Setup of try-juniper:
Design array_mult_top, start of the top module:
module array_mult_top (
    input             clk,
    input      [15:0] a,
    input      [15:0] b,
    output reg [31:0] p
);
==> flow/config.mk <==
export PLATFORM = sky130hd
export DESIGN_NAME = array_mult_top
export DESIGN_NICKNAME = array_mult_top
export VERILOG_FILES = /design/flow/design.v
export SDC_FILE = /design/flow/constraint.sdc
export NUM_CORES = 4
export LEC_CHECK = 0
export ABC_AREA = 1
export CAP_MARGIN = 35
export CELL_PAD_IN_SITES_DETAIL_PLACEMENT = 2
export CELL_PAD_IN_SITES_GLOBAL_PLACEMENT = 3
export CORE_MARGIN = 9
export CORE_UTILIZATION = 15
export CTS_CLUSTER_SIZE = 98
export MAX_ROUTING_LAYER = met4
export PLACE_DENSITY = 0.56
export SETUP_SLACK_MARGIN = 0.73
export SLEW_MARGIN = 10
==> flow/constraint.sdc <==
create_clock -name core_clock -period 20.0 [get_ports {clk}]
set_input_delay 4.0000 -clock core_clock [delete_from_list [all_inputs] [get_ports {clk}]]
set_output_delay 4.0000 -clock core_clock [all_outputs]
set_load 0.01 [all_outputs]
run.sh (not shown) runs the stock make flow with config.mk's settings and CLKGATE_MAP_FILE=.
try-juniper: flow completed, timing, DRC and antenna clean
## Diff of input files: try-tundra against try-juniper
==> flow/config.mk <==
export PLATFORM = sky130hd
export DESIGN_NAME = array_mult_top
export DESIGN_NICKNAME = array_mult_top
export VERILOG_FILES = /design/flow/design.v
export SDC_FILE = /design/flow/constraint.sdc
export NUM_CORES = 4
export LEC_CHECK = 0
export CAP_MARGIN = 20
export CELL_PAD_IN_SITES_DETAIL_PLACEMENT = 2
export CELL_PAD_IN_SITES_GLOBAL_PLACEMENT = 1
export CORE_MARGIN = 2
export CORE_UTILIZATION = 40
export CTS_CLUSTER_SIZE = 53
export MAX_ROUTING_LAYER = met4
export PLACE_DENSITY = 0.6
export SETUP_SLACK_MARGIN = 0.73
export SLEW_MARGIN = 30
==> comparison <==
Sort try-juniper and try-tundra by endpoint required time on the critical path, ascending, and try-tundra comes first. On remaining max-slew budget at the tightest pin: try-tundra sits above try-juniper.
> inputs changed (try-tundra -> try-nickel)
==> flow/config.mk <==
export PLATFORM = sky130hd
export DESIGN_NAME = array_mult_top
export DESIGN_NICKNAME = array_mult_top
export VERILOG_FILES = /design/flow/design.v
export SDC_FILE = /design/flow/constraint.sdc
export NUM_CORES = 4
export LEC_CHECK = 0
export CAP_MARGIN = 20
export CORE_MARGIN = 2
export CORE_UTILIZATION = 40
export PLACE_DENSITY = 0.6
export SLEW_MARGIN = 20
## What came out
[compare] base=try-tundra new=try-nickel: clock tree buffer count of the final layout grew by 2, final critical-path setup slack shrank by 160 ps, count of non-CTS buffers in the layout shrank by 2.7%, total area of multi-input combinational cells shrank by about 3%. Between try-nickel and try-tundra, the fraction of area in non-clock buffers figures differ only marginally. No stage failed in try-nickel, and the final checks on the layout all came back clean.

* * *

## run A
Starting RTL as in the previous note.
## array_mult_top
module array_mult_top (
    input             clk,
    input      [15:0] a,
    input      [15:0] b,
    output reg [31:0] p
);
Settings: LEC_CHECK=0, CAP_MARGIN=20, CORE_MARGIN=2, CORE_UTILIZATION=70, CTS_CLUSTER_DIAMETER=380, CTS_CLUSTER_SIZE=15, SETUP_SLACK_MARGIN=-0.84, SLEW_MARGIN=20; clock period 9.2 ns.
Ran to the end and failed final checks on negative setup slack: run A.
Edits applied to the flow inputs when going from run A to run B:
Settings: CTS_CLUSTER_SIZE removed (was 15); CTS_CLUSTER_DIAMETER removed (was 380); PLACE_DENSITY newly set to 0.6; ABC_AREA newly set to 1; SETUP_SLACK_MARGIN removed (was -0.84); CORE_UTILIZATION changed from 70 to 72; the clock period (ns, I/O delays scaled along) changed from 9.2 to 18.9.
Findings:
Status run B: flow complete, layout not clean - negative setup slack. Compared with run A, run B shows detailed-routing wirelength on met1 higher by about 2%. Run B vs run A, unique cell type count in the Yosys netlist went down by 2. Run B vs. run A: register-to-register slack up 9.54 ns, wire length of the first global-routing pass higher, worst-case setup slack after placement rose by 9.48 ns, quantity of gates resized following cts now smaller. Where area of the mapped netlist is concerned, run A is better than run B.
[inputs] run C vs run B
Settings: CORE_UTILIZATION: 72 -> 68; TNS_END_PERCENT: unset -> 5; SETUP_SLACK_MARGIN: unset -> 2.75; ABC_AREA: 1 -> unset; the clock period (ns, I/O delays scaled along): 18.9 -> 20.0.
Notes after the runs:
- What the final checks of run B revealed, after a flow that finished every stage, was a layout that fails on negative setup slack.
- Run C finished every stage and its layout cleared the timing, design-rule and antenna checks.
- Between run C and run B, it is run C whose clock-buffer cell count is lower, by 2.
- On detailed-route wire length, run B loses to run C.
- Comparing post-route non-filler standard cell count for run B and run C, the smaller number came from run C.
Here is what was changed in the inputs of run D compared with run C.
Settings: CTS_CLUSTER_DIAMETER newly set to 322; TNS_END_PERCENT changed from 5 to 20; CORE_UTILIZATION changed from 68 to 31; ABC_AREA newly set to 0; GPL_TIMING_DRIVEN newly set to 1; SETUP_SLACK_MARGIN removed (was 2.75); CTS_CLUSTER_SIZE newly set to 100.
Results
Run D | stages: all done | timing, DRC, antenna: all pass. Compared run C against run D; total cell area reported by yosys after synthesis within noise. Of run D and run C, it is run D that has the lower highest clock rate. Re met2 track demand over resource in global routing: run C was higher than run D. Going from run C to run D, number of max-slew violations in the final report now sits at about the same level, area overhead of the layout relative to synthesis now sits higher, number of post-CTS setup repair buffers now sits lower, final cell count now sits higher, worst setup slack now sits lower. Run D vs. run C: worst slack on hold paths down 0.092 ns; via count down 3.1%.
Here is what was changed in the inputs of run E compared with run D.
Settings: PLACE_DENSITY no longer set, was 0.6; CORE_UTILIZATION now 72, was 31; TNS_END_PERCENT now 5, was 20; CTS_CLUSTER_DIAMETER no longer set, was 322; CTS_CLUSTER_SIZE now 14, was 100; SETUP_SLACK_MARGIN now 2.75, previously not set; PLACE_DENSITY_LB_ADDON now 0.03, previously not set; ABC_AREA no longer set, was 0; GPL_TIMING_DRIVEN no longer set, was 1.
==> comparison <==
The higher worst slack after detailed placement came out of run D. Looking at largest fanout on the critical path, run E sits 1 above run D. Between run E and run D, overall fraction of global-route tracks in use is higher for run E, run D comes in under that. From run E to run D, synthesized cell count did not move at all. As of run E, non-clock buffer count had risen by a little under 10% compared to run D. Looking at vertical die dimension, run E sits below run D. The higher first-iteration DRC count came out of run E. Looking at share of the clock period used by the worst path after layout, run E sits 0.36 points lower than run D does.
Relative to run E, the following input files were edited for run F:
Settings: swapping 72 for 62 in CORE_UTILIZATION; putting CTS_CLUSTER_DIAMETER at 322 where nothing was set; swapping 0.03 for 0.3 in PLACE_DENSITY_LB_ADDON; putting CORE_ASPECT_RATIO at 0.5 where nothing was set; clearing SETUP_SLACK_MARGIN, which used to be 2.75; swapping 5 for 20 in TNS_END_PERCENT; putting ABC_AREA at 1 where nothing was set; swapping 14 for 100 in CTS_CLUSTER_SIZE; putting GPL_TIMING_DRIVEN at 1 where nothing was set.
==> results <==
The post-layout minimum cycle time of run F was inferior to that of run E. Run F: HPWL reported at the end of detailed placement 15% above run E. Sort run F and run E by worst hold slack, descending, and run F comes first. Run F: highest achievable clock rate is about 2% lower than what run E reported. Compared with run E, in run F wire length on met2 now smaller; setup slack of the worst register-to-register path now smaller; final design utilization now smaller.

* * *

Starting RTL as in the previous note.
## array_mult_top
module array_mult_top (
    input             clk,
    input      [15:0] a,
    input      [15:0] b,
    output reg [31:0] p
);
    reg  [15:0] a_q, b_q;
    wire [31:0] prod;
    array_multiplier u_mult (
        .in_A(a_q),
        .in_B(b_q),
        .prod_out(prod)
    );
    always @(posedge clk) begin
        a_q <= a;
        b_q <= b;
        p   <= prod;
    end
endmodule
clock: 16.4 ns
lec_check: 0
cap_margin: 25
core_margin: 2
core_utilization: 70
cts_cluster_size: 25
gpl_routability_driven: 0
gpl_timing_driven: 1
min_routing_layer: met1
place_density_lb_addon: 0.18
slew_margin: 15
tns_end_percent: 95
The first run completed and failed the layout checks on negative setup slack.
==> next run, changes <==
- CAP_MARGIN: 25 -> 20
- CORE_UTILIZATION: 70 -> 55
- CTS_CLUSTER_SIZE: 25 -> unset
- GPL_ROUTABILITY_DRIVEN: 0 -> unset
- GPL_TIMING_DRIVEN: 1 -> unset
- MIN_ROUTING_LAYER: met1 -> unset
- PLACE_DENSITY: unset -> 0.6
- PLACE_DENSITY_LB_ADDON: 0.18 -> unset
- SLEW_MARGIN: 15 -> 20
- TNS_END_PERCENT: 95 -> unset
- clock period: 16.4 -> 19.6 ns (I/O delays scaled with it)
Now the flow finished clean.
Count of clock-buffer cells in the layout goes down by 2.
Design area went down slightly.
Final cell count climbs by a few percent.
Utilization drops by 19 points.
Wire length is lower by about a fifth.
Critical path depth is lower by 5.

* * *

Starting RTL as in the previous note.
Settings: LEC_CHECK=0, CAP_MARGIN=20, CELL_PAD_IN_SITES_DETAIL_PLACEMENT=2, CELL_PAD_IN_SITES_GLOBAL_PLACEMENT=3, CORE_ASPECT_RATIO=1.76, CORE_MARGIN=8, CORE_UTILIZATION=72, HOLD_SLACK_MARGIN=0.01, MAX_ROUTING_LAYER=met4, PLACE_DENSITY=0.42, SLEW_MARGIN=0, TNS_END_PERCENT=100; clock period 12.8 ns.
The baseline ended with an error in global placement without I/O.
==> next run, changes <==
- CELL_PAD_IN_SITES_GLOBAL_PLACEMENT: 3 -> unset
- CORE_ASPECT_RATIO: 1.76 -> 1.18
- CORE_MARGIN: 8 -> 2
- CORE_UTILIZATION: 72 -> 40
- HOLD_SLACK_MARGIN: 0.01 -> unset
- MAX_ROUTING_LAYER: met4 -> unset
- PLACE_DENSITY: 0.42 -> unset
- SLEW_MARGIN: 0 -> 30
- TNS_END_PERCENT: 100 -> 10
- clock period: 12.8 -> 20.0 ns (I/O delays scaled with it)
Effect: The changed run finished with setup timing left. Synthesized cell count does not change. Die size rises by 42%. Area after synthesis stays the same.
==> next run, changes <==
- CORE_ASPECT_RATIO: 1.18 -> 1.92
- SLEW_MARGIN: 30 -> 20
- TNS_END_PERCENT: 10 -> unset
Effect: The new run went through all stages and came out clean; wire length fell by 1.6%; utilization hardly moves; via count drops by about 0.6%; critical path depth does not change; cell count drops by 0.50%; synthesized area does not change; cell area rises by 0.54%; die area hardly moves.
==> next run, changes <==
- CELL_PAD_IN_SITES_GLOBAL_PLACEMENT: unset -> 1
- CORE_ASPECT_RATIO: 1.92 -> unset
- CTS_CLUSTER_SIZE: unset -> 65
- MAX_ROUTING_LAYER: unset -> met4
- PLACE_DENSITY: unset -> 0.6
- SLEW_MARGIN: 20 -> 5
=> Routed wire length goes down by 28%; sequential share of layout area hardly moves; synthesized cell count stays the same; final area goes down by 0.39%.

* * *

== run 1 ==
Starting RTL as in the previous note.
==> flow/design.v (excerpt) <==
module array_mult_top (
    input             clk,
    input      [15:0] a,
    input      [15:0] b,
    output reg [31:0] p
);
clock: 16.1 ns
lec_check: 0
cap_margin: 20
core_margin: 2
core_utilization: 72
cts_cluster_diameter: 397
cts_cluster_size: 32
place_density: 0.35
setup_slack_margin: -1.61
slew_margin: 20
Complete run, failing final checks: run 1, reason negative setup slack.
The following lists how run 2 was set up differently from run 1:
Settings: CTS_CLUSTER_DIAMETER: 397 -> unset; CORE_UTILIZATION: 72 -> 18; PLACE_DENSITY: 0.35 -> 0.6; CTS_CLUSTER_SIZE: 32 -> unset; SETUP_SLACK_MARGIN: -1.61 -> unset; the clock period (ns, I/O delays scaled along): 16.1 -> 24.6.
Results
- Compared with run 1, in run 2 wire length -9.6%, fraction of standard cell area in multi-input logic went down 3.8 points.
- Compared with run 1, run 2 shows total die size higher by 290%.
- Having completed the whole flow, run 2 delivered a layout that passed the timing, design-rule and antenna checks.
- Run 1 ran in full, but the layout does not pass; the checks complain about negative setup slack.
- There was hardly any difference in fraction of area in registers between run 2 and run 1.
- First element of the critical path: a_q[1] -> run 2, b_q[0] -> run 1
- Comparing run 2 and run 1, the lower half-perimeter wire length after detailed placement is on run 1.
- Measured against run 2, the number of cell rows of run 1 comes out at 0.49 times the reference value.
- Compared with run 1, run 2 shows critical path depth higher by 2.
- Met3 usage (higher): run 1
Inputs modified between run 2 and run 3:
Settings: putting CTS_CLUSTER_SIZE at 32 where nothing was set; swapping 18 for 71 in CORE_UTILIZATION; clearing PLACE_DENSITY, which used to be 0.6; swapping 24.6 for 16.1 in the clock period (ns, I/O delays scaled along).
## What came out
- The sole clean run among run 2 and run 3 is run 2.
- Complete run, failing final checks: run 3, reason negative setup slack.
- Lower critical path data arrival time was reported by run 3, not run 2.
- The post-route minimum period of run 3 falls short of that of run 2 by 1120 ps.
- Compared with run 2, in run 3 slew of the pin with the lowest slew margin went up 73 ps, via total after detailed routing went up 7.6%, upper clock frequency limit went up about 6%.
- Diff run 2 -> run 3: die area decreased 35000 um^2, first-pass GRT wire length increased 0.42%, wire length increased 0.44%.
## Diff of input files: run 4 against run 3
Settings: CTS_CLUSTER_SIZE no longer set, was 32; PLACE_DENSITY now 0.6, previously not set; CORE_UTILIZATION now 40, was 71; the clock period (ns, I/O delays scaled along) now 19.6, was 16.1.
### Flow results
Run 4 ran to completion and came out clean on the timing, design-rule and antenna checks. Compared with run 3, run 4 ends up with less cell area. Count of clock-buffer cells in the layout: run 4 vs run 3 up 3. Compared with run 3, run 4 shows a lower starting utilization of the core area. In run 4, the critical path depth came out 4 above the value in run 3. STATUS final wirelength: run 4 wins against run 3. Looking at average detailed-routed wire length per instance, run 4 sits about 20% lower than run 3 does. Comparing the two runs side by side, run 4 comes out ahead of run 3 on worst hold slack. Run 4 and run 3 ended up with roughly the same number of sequential cells.

* * *

Starting RTL as in the previous note.
Settings: LEC_CHECK=0, ABC_AREA=1, CAP_MARGIN=20, CORE_MARGIN=2, CORE_UTILIZATION=72, CTS_CLUSTER_DIAMETER=364, PLACE_DENSITY_LB_ADDON=0.01, SETUP_SLACK_MARGIN=-0.82, SLEW_MARGIN=20, TNS_END_PERCENT=40; clock period 16.1 ns.
The first run reached the layout checks and failed them: setup timing.
Change:
Settings changed: ABC_AREA 1 to 0, CTS_CLUSTER_DIAMETER 364 to default, PLACE_DENSITY from default to 0.38, PLACE_DENSITY_LB_ADDON 0.01 to default, SETUP_SLACK_MARGIN -0.82 to default, TNS_END_PERCENT 40 to 20.
Clock period 16.1 ns to 10.9 ns, I/O delays scaled along.
The new run finished with setup timing left.
Utilization is higher by 6.4 points.
Worst setup slack degrades by 5400 ps.
Count of clock-buffer cells in the layout is unchanged.
Via count went down by roughly a tenth.
Register-to-register slack loses 5400 ps.
Worst hold slack loses 85 ps.
Synthesized cell count shrinks by a quarter to a third.

* * *

Setup of job 2991:
Starting RTL as in the previous note.
Design array_mult_top, start of the top module:
module array_mult_top (
    input             clk,
    input      [15:0] a,
    input      [15:0] b,
    output reg [31:0] p
);
==> flow/config.mk <==
export PLATFORM = sky130hd
export DESIGN_NAME = array_mult_top
export DESIGN_NICKNAME = array_mult_top
export VERILOG_FILES = /design/flow/design.v
export SDC_FILE = /design/flow/constraint.sdc
export NUM_CORES = 4
export LEC_CHECK = 0
export CAP_MARGIN = 20
export CELL_PAD_IN_SITES_DETAIL_PLACEMENT = 1
export CORE_MARGIN = 4
export CORE_UTILIZATION = 30
export CTS_CLUSTER_DIAMETER = 399
export PLACE_DENSITY_LB_ADDON = 0.04
export SETUP_SLACK_MARGIN = 3.27
export SLEW_MARGIN = 25
export TNS_END_PERCENT = 90
==> flow/constraint.sdc <==
create_clock -name core_clock -period 15.5 [get_ports {clk}]
set_input_delay 3.1000 -clock core_clock [delete_from_list [all_inputs] [get_ports {clk}]]
set_output_delay 3.1000 -clock core_clock [all_outputs]
set_load 0.01 [all_outputs]
In job 2991 the implementation completed, yet the final layout does not meet the checks, the culprit being setup timing.
Edits applied to the flow inputs when going from job 2991 to job 6869:
Settings: removing PLACE_DENSITY_LB_ADDON (formerly 0.04); removing TNS_END_PERCENT (formerly 90); removing CTS_CLUSTER_DIAMETER (formerly 399); changing SLEW_MARGIN from 25 to 20; changing SETUP_SLACK_MARGIN from 3.27 to 2.76; removing CELL_PAD_IN_SITES_DETAIL_PLACEMENT (formerly 1); changing CORE_UTILIZATION from 30 to 59; changing CORE_MARGIN from 4 to 2; changing the clock period (ns, I/O delays scaled along) from 15.5 to 13.6.
### Flow results
Although job 6869 finished all stages, its layout failed final checks on setup timing. Job 6869 against job 2991: setup violation total in the final timing report has increased, via count has increased, global-route usage has increased.
Modified inputs, job 1734 compared to job 6869
Settings: CORE_UTILIZATION: 59 -> 66; SETUP_SLACK_MARGIN: 2.76 -> 1.6; the clock period (ns, I/O delays scaled along): 13.6 -> 9.2.
Notes after the runs:
Relative to job 6869, the via count of the first global-routing pass measured on job 1734 has increased by a few percent.
Area share of buffers outside the clock network: job 1734 > job 6869
Global-route usage: job 1734 higher than job 6869
The routed length per instance reported for job 1734 is greater than that of job 6869 by 14%.
Job 1734 had finished all stages when the layout checks came back failing, citing setup timing.
Inputs modified between job 1734 and job 2196:
Settings: CORE_UTILIZATION changed from 66 to 40; PLACE_DENSITY newly set to 0.6; SETUP_SLACK_MARGIN removed (was 1.6); the clock period (ns, I/O delays scaled along) changed from 9.2 to 20.4.
Results
Job 2196 finished end to end and its layout was clean on timing, DRC and antenna.
Job 2196 vs. job 1734: combinational gate count now sits at about the same level; number of global-route vias before repair went down by 437.
Job 1734 → job 2196: time the worst path needs with I/O delays and setup increased by 0.84 ns relative to the old numbers, setup slack increased by 10.36 ns relative to the old numbers, sequential share of cell area increased by 0.67 points relative to the old numbers, post-layout utilization of the core decreased by 35 points relative to the old numbers.
Job 1734 → job 2196: final area decreased 440 µm²; depth of the worst hold-timing path moved up.
